Setup of the previous run:
## SUBWAY
module SUBWAY(
    clk,
    rst_n,
    in_valid,
    init,
    in0,
    in1,
    in2,
    in3,
    out_valid,
    out
);
Settings: LEC_CHECK=0, ABC_AREA=1, CAP_MARGIN=10, CORE_MARGIN=2, CORE_UTILIZATION=34, CTS_CLUSTER_SIZE=23, MAX_ROUTING_LAYER=met5, PLACE_DENSITY=0.71, SETUP_SLACK_MARGIN=0.21, SLEW_MARGIN=20, TNS_END_PERCENT=55; clock period 1.39 ns.
run.sh (not shown) runs the stock make flow with config.mk's settings and CLKGATE_MAP_FILE=.
Nothing crashed in the previous run and all stages finished; the problem is that the final layout failed, the offending checks being negative setup slack.
> inputs changed (the previous run -> the current run)
==> flow/config.mk <==
export PLATFORM = sky130hd
export DESIGN_NAME = SUBWAY
export DESIGN_NICKNAME = SUBWAY
export VERILOG_FILES = /design/flow/design.v
export SDC_FILE = /design/flow/constraint.sdc
export NUM_CORES = 4
export LEC_CHECK = 0
export CAP_MARGIN = 20
export CORE_MARGIN = 2
export CORE_UTILIZATION = 40
export SLEW_MARGIN = 20
==> flow/constraint.sdc <==
create_clock -name core_clock -period 2.32 [get_ports {clk}]
set_input_delay 0.4640 -clock core_clock [delete_from_list [all_inputs] [get_ports {clk}]]
set_output_delay 0.4640 -clock core_clock [all_outputs]
set_load 0.01 [all_outputs]
[summary]
- The current run has completed all stages; timing, DRC and antenna checks passed.
- Measured against each other, the previous run and the current run differ in placer congestion estimate, the lower figure coming from the current run.
- NOTE: met2 wirelength from detailed routing in the current run falls short of that of the previous run
- The previous run → the current run: worst hold margin grew by 0.21 ns; cell count after placement decreased about 30%; total power dropped about 50%.


Starting RTL as in the previous note.
// SUBWAY
module SUBWAY(
    clk,
    rst_n,
    in_valid,
    init,
    in0,
    in1,
    in2,
    in3,
    out_valid,
    out
);
Settings: LEC_CHECK=0, ABC_AREA=1, CAP_MARGIN=20, CORE_MARGIN=5, CORE_UTILIZATION=40, GPL_ROUTABILITY_DRIVEN=1, GPL_TIMING_DRIVEN=0, MAX_ROUTING_LAYER=met4, SLEW_MARGIN=20, TNS_END_PERCENT=75; clock period 2.6 ns.
Next try:
ABC_AREA = not set   (was 1)
CORE_MARGIN = 2   (was 5)
GPL_ROUTABILITY_DRIVEN = not set   (was 1)
GPL_TIMING_DRIVEN = not set   (was 0)
MAX_ROUTING_LAYER = not set   (was met4)
TNS_END_PERCENT = not set   (was 75)
clock period = 2.5 ns   (was 2.6 ns; I/O delays follow)
Result: Global-route usage came out lower by 1.0 points. Register-to-register slack is worse by 0.09 ns. Sequential share of layout area increases by 2.0 points. Power came out higher by 3.7%. Routed wire length went down by 17%. Count of clock-buffer cells in the layout drops by 2. Setup slack is worse by 0.091 ns. Synthesized area decreases by 2.9%. Synthesized cell count decreases by 33%.
Next try:
CELL_PAD_IN_SITES_DETAIL_PLACEMENT = 1   (was not set)
CORE_ASPECT_RATIO = 0.5   (was not set)
CORE_UTILIZATION = 44   (was 40)
CTS_CLUSTER_DIAMETER = 239   (was not set)
CTS_CLUSTER_SIZE = 98   (was not set)
PLACE_DENSITY_LB_ADDON = 0.01   (was not set)
SETUP_SLACK_MARGIN = -0.25   (was not set)
TNS_END_PERCENT = 95   (was not set)
The new run completed with no timing, DRC or antenna violations.
Die size came out lower by 8.5%.
Utilization came out higher by 4.8 points.
Sequential power stays flat.
Next try:
CELL_PAD_IN_SITES_DETAIL_PLACEMENT = not set   (was 1)
CORE_ASPECT_RATIO = not set   (was 0.5)
CORE_UTILIZATION = 68   (was 44)
CTS_CLUSTER_DIAMETER = not set   (was 239)
CTS_CLUSTER_SIZE = not set   (was 98)
PLACE_DENSITY_LB_ADDON = not set   (was 0.01)
SETUP_SLACK_MARGIN = not set   (was -0.25)
TNS_END_PERCENT = not set   (was 95)
clock period = 2.32 ns   (was 2.5 ns; I/O delays follow)
Now the flow finished but failed the layout checks on negative setup slack. Hold slack improves by 0.36 ns. First-iteration DRC count rises by well over a third. Non-clock buffer count is higher by 7. Clock power came out higher by a few percent. Design area rose slightly. Sequential power came out higher by a little under a tenth. Area after synthesis does not change. Clock-buffer cell count increases by 7. Worst setup slack got worse by 0.36 ns.
Next try:
ABC_AREA = 1   (was not set)
CORE_UTILIZATION = 62   (was 68)
clock period = 1.36 ns   (was 2.32 ns; I/O delays follow)
- The changed run completed and failed the layout checks on negative setup slack
- total power rose by 78%
- wire length goes up by about 10%
- area after synthesis goes up by about 3%
- critical path depth increases by 4
- via count came out higher by 29%
Next try:
ABC_AREA = not set   (was 1)
CORE_UTILIZATION = 72   (was 62)
CTS_CLUSTER_SIZE = 30   (was not set)
clock period = 1.98 ns   (was 1.36 ns; I/O delays follow)
Effect: The changed run produced a layout that fails on negative setup slack. Critical path depth went down by 5. Power came out lower by a quarter to a third. Maximum frequency went down by a few percent. Via count fell by about a fifth. Setup slack improves by 0.51 ns. Wire length decreases by a little under a tenth.


SUBWAY again, from the RTL that the note above started with.
Settings: LEC_CHECK=0, ABC_AREA=1, CAP_MARGIN=35, CELL_PAD_IN_SITES_DETAIL_PLACEMENT=2, CORE_ASPECT_RATIO=0.91, CORE_MARGIN=9, CORE_UTILIZATION=42, CTS_CLUSTER_DIAMETER=51, CTS_CLUSTER_SIZE=30, MAX_ROUTING_LAYER=met4, MIN_ROUTING_LAYER=met1, SETUP_SLACK_MARGIN=-0.03, SLEW_MARGIN=10, TNS_END_PERCENT=50; clock period 1.78 ns.
The baseline finished with negative setup slack left.
Change:
CELL_PAD_IN_SITES_DETAIL_PLACEMENT = not set   (was 2)
CORE_MARGIN = 2   (was 9)
CORE_UTILIZATION = 21   (was 42)
CTS_CLUSTER_SIZE = not set   (was 30)
HOLD_SLACK_MARGIN = 0.14   (was not set)
MAX_ROUTING_LAYER = met5   (was met4)
MIN_ROUTING_LAYER = not set   (was met1)
PLACE_DENSITY_LB_ADDON = 0.1   (was not set)
SLEW_MARGIN = 20   (was 10)
Result:
- The changed run finished but fails on negative setup slack
- global-route usage came out lower by 14 points
- clock-buffer cell count stays the same
- first-iteration DRC count drops by 38%
- power went down by 11%
- area after synthesis is unchanged
- final area climbs by 2.1%
Change:
CELL_PAD_IN_SITES_DETAIL_PLACEMENT = 2   (was not set)
CORE_MARGIN = 7   (was 2)
CTS_CLUSTER_SIZE = 30   (was not set)
HOLD_SLACK_MARGIN = not set   (was 0.14)
MIN_ROUTING_LAYER = met2   (was not set)
PLACE_DENSITY_LB_ADDON = not set   (was 0.1)
SLEW_MARGIN = 10   (was 20)
=>
- The new run finished but fails on negative setup slack
- core utilization rises by 0.27 points
- combinational power rises by 24%
- clock-buffer cell count falls by 1
- worst setup slack is worse by 0.13 ns
- wire length rises by 38%
Change:
CORE_MARGIN = 9   (was 7)
CORE_UTILIZATION = 42   (was 21)
CTS_CLUSTER_DIAMETER = 301   (was 51)
GPL_ROUTABILITY_DRIVEN = 0   (was not set)
MAX_ROUTING_LAYER = met4   (was met5)
MIN_ROUTING_LAYER = met1   (was met2)
clock period = 3.11 ns   (was 1.78 ns; I/O delays follow)
The new run completed with no timing, DRC or antenna violations.
Synthesized cell count stays the same.
Via count drops by a quarter to a third.
Wire length is higher by a little under a tenth.
Hold slack loses 0.20 ns.
Clock power came out lower by well over a third.


Starting RTL as in the previous note.
make LEC_CHECK=0 CAP_MARGIN=20 CORE_MARGIN=6 CORE_UTILIZATION=40 GPL_ROUTABILITY_DRIVEN=0 SLEW_MARGIN=20 TNS_END_PERCENT=75 finish   # period 2.6 ns
Next try:
--- a/flow/config.mk
+++ b/flow/config.mk
@@ -8,6 +8,4 @@
 export CAP_MARGIN = 20
-export CORE_MARGIN = 6
-export CORE_UTILIZATION = 40
-export GPL_ROUTABILITY_DRIVEN = 0
+export CORE_MARGIN = 2
+export CORE_UTILIZATION = 68
 export SLEW_MARGIN = 20
-export TNS_END_PERCENT = 75
==> flow/constraint.sdc (replaced) <==
create_clock -name core_clock -period 1.29 [get_ports {clk}]
set_input_delay 0.2580 -clock core_clock [delete_from_list [all_inputs] [get_ports {clk}]]
set_output_delay 0.2580 -clock core_clock [all_outputs]
set_load 0.01 [all_outputs]
With this change the flow produced a layout that fails on negative setup slack; clock skew barely changes; global-route usage rose by 18 points; via count rose by 17%; cell area rose by 12%; flip-flop count stays the same; hold slack is worse by 0.21 ns; cell count fell by 5.3%; clock-buffer cell count fell by 1; die area fell by about 47%.
Next try:
--- a/flow/config.mk
+++ b/flow/config.mk
@@ -7,5 +7,14 @@
 export LEC_CHECK = 0
-export CAP_MARGIN = 20
+export ABC_AREA = 1
+export CAP_MARGIN = 35
+export CORE_ASPECT_RATIO = 0.91
 export CORE_MARGIN = 2
-export CORE_UTILIZATION = 68
+export CORE_UTILIZATION = 71
+export CTS_CLUSTER_DIAMETER = 51
+export CTS_CLUSTER_SIZE = 40
+export HOLD_SLACK_MARGIN = 0.29
+export MAX_ROUTING_LAYER = met5
+export PLACE_DENSITY_LB_ADDON = 0.1
+export SETUP_SLACK_MARGIN = -0.03
 export SLEW_MARGIN = 20
+export TNS_END_PERCENT = 50
Result: The new run reached the layout checks and failed them: negative setup slack. Wire length increases by 4.4%. Synthesized cell count increases by 49%. Synthesized area climbs by 3.0%. Design area rises by 2.4%. Power went down by 2.5%. Non-clock buffer count rose by 16. Register-to-register slack improved by 0.12 ns. Worst setup slack is better by 0.12 ns.
Next try:
--- a/flow/config.mk
+++ b/flow/config.mk
@@ -11,8 +11,7 @@
 export CORE_MARGIN = 2
-export CORE_UTILIZATION = 71
+export CORE_UTILIZATION = 21
 export CTS_CLUSTER_DIAMETER = 51
-export CTS_CLUSTER_SIZE = 40
-export HOLD_SLACK_MARGIN = 0.29
+export CTS_CLUSTER_SIZE = 30
 export MAX_ROUTING_LAYER = met5
-export PLACE_DENSITY_LB_ADDON = 0.1
+export MIN_ROUTING_LAYER = met2
 export SETUP_SLACK_MARGIN = -0.03
==> flow/constraint.sdc (replaced) <==
create_clock -name core_clock -period 1.78 [get_ports {clk}]
set_input_delay 0.3560 -clock core_clock [delete_from_list [all_inputs] [get_ports {clk}]]
set_output_delay 0.3560 -clock core_clock [all_outputs]
set_load 0.01 [all_outputs]
After rerunning: The changed run completed and failed the layout checks on negative setup slack; sequential power went down by a quarter to a third; worst setup slack gains 0.82 ns; via count came out higher by about a fifth; cell area fell by a few percent; total power falls by a quarter to a third; combinational power shrinks by well over a third; global-route usage came out lower by 17 points; routed wire length went down by a quarter to a third; cell count rises by a quarter to a third.
Power and IR drop assume default switching activity.
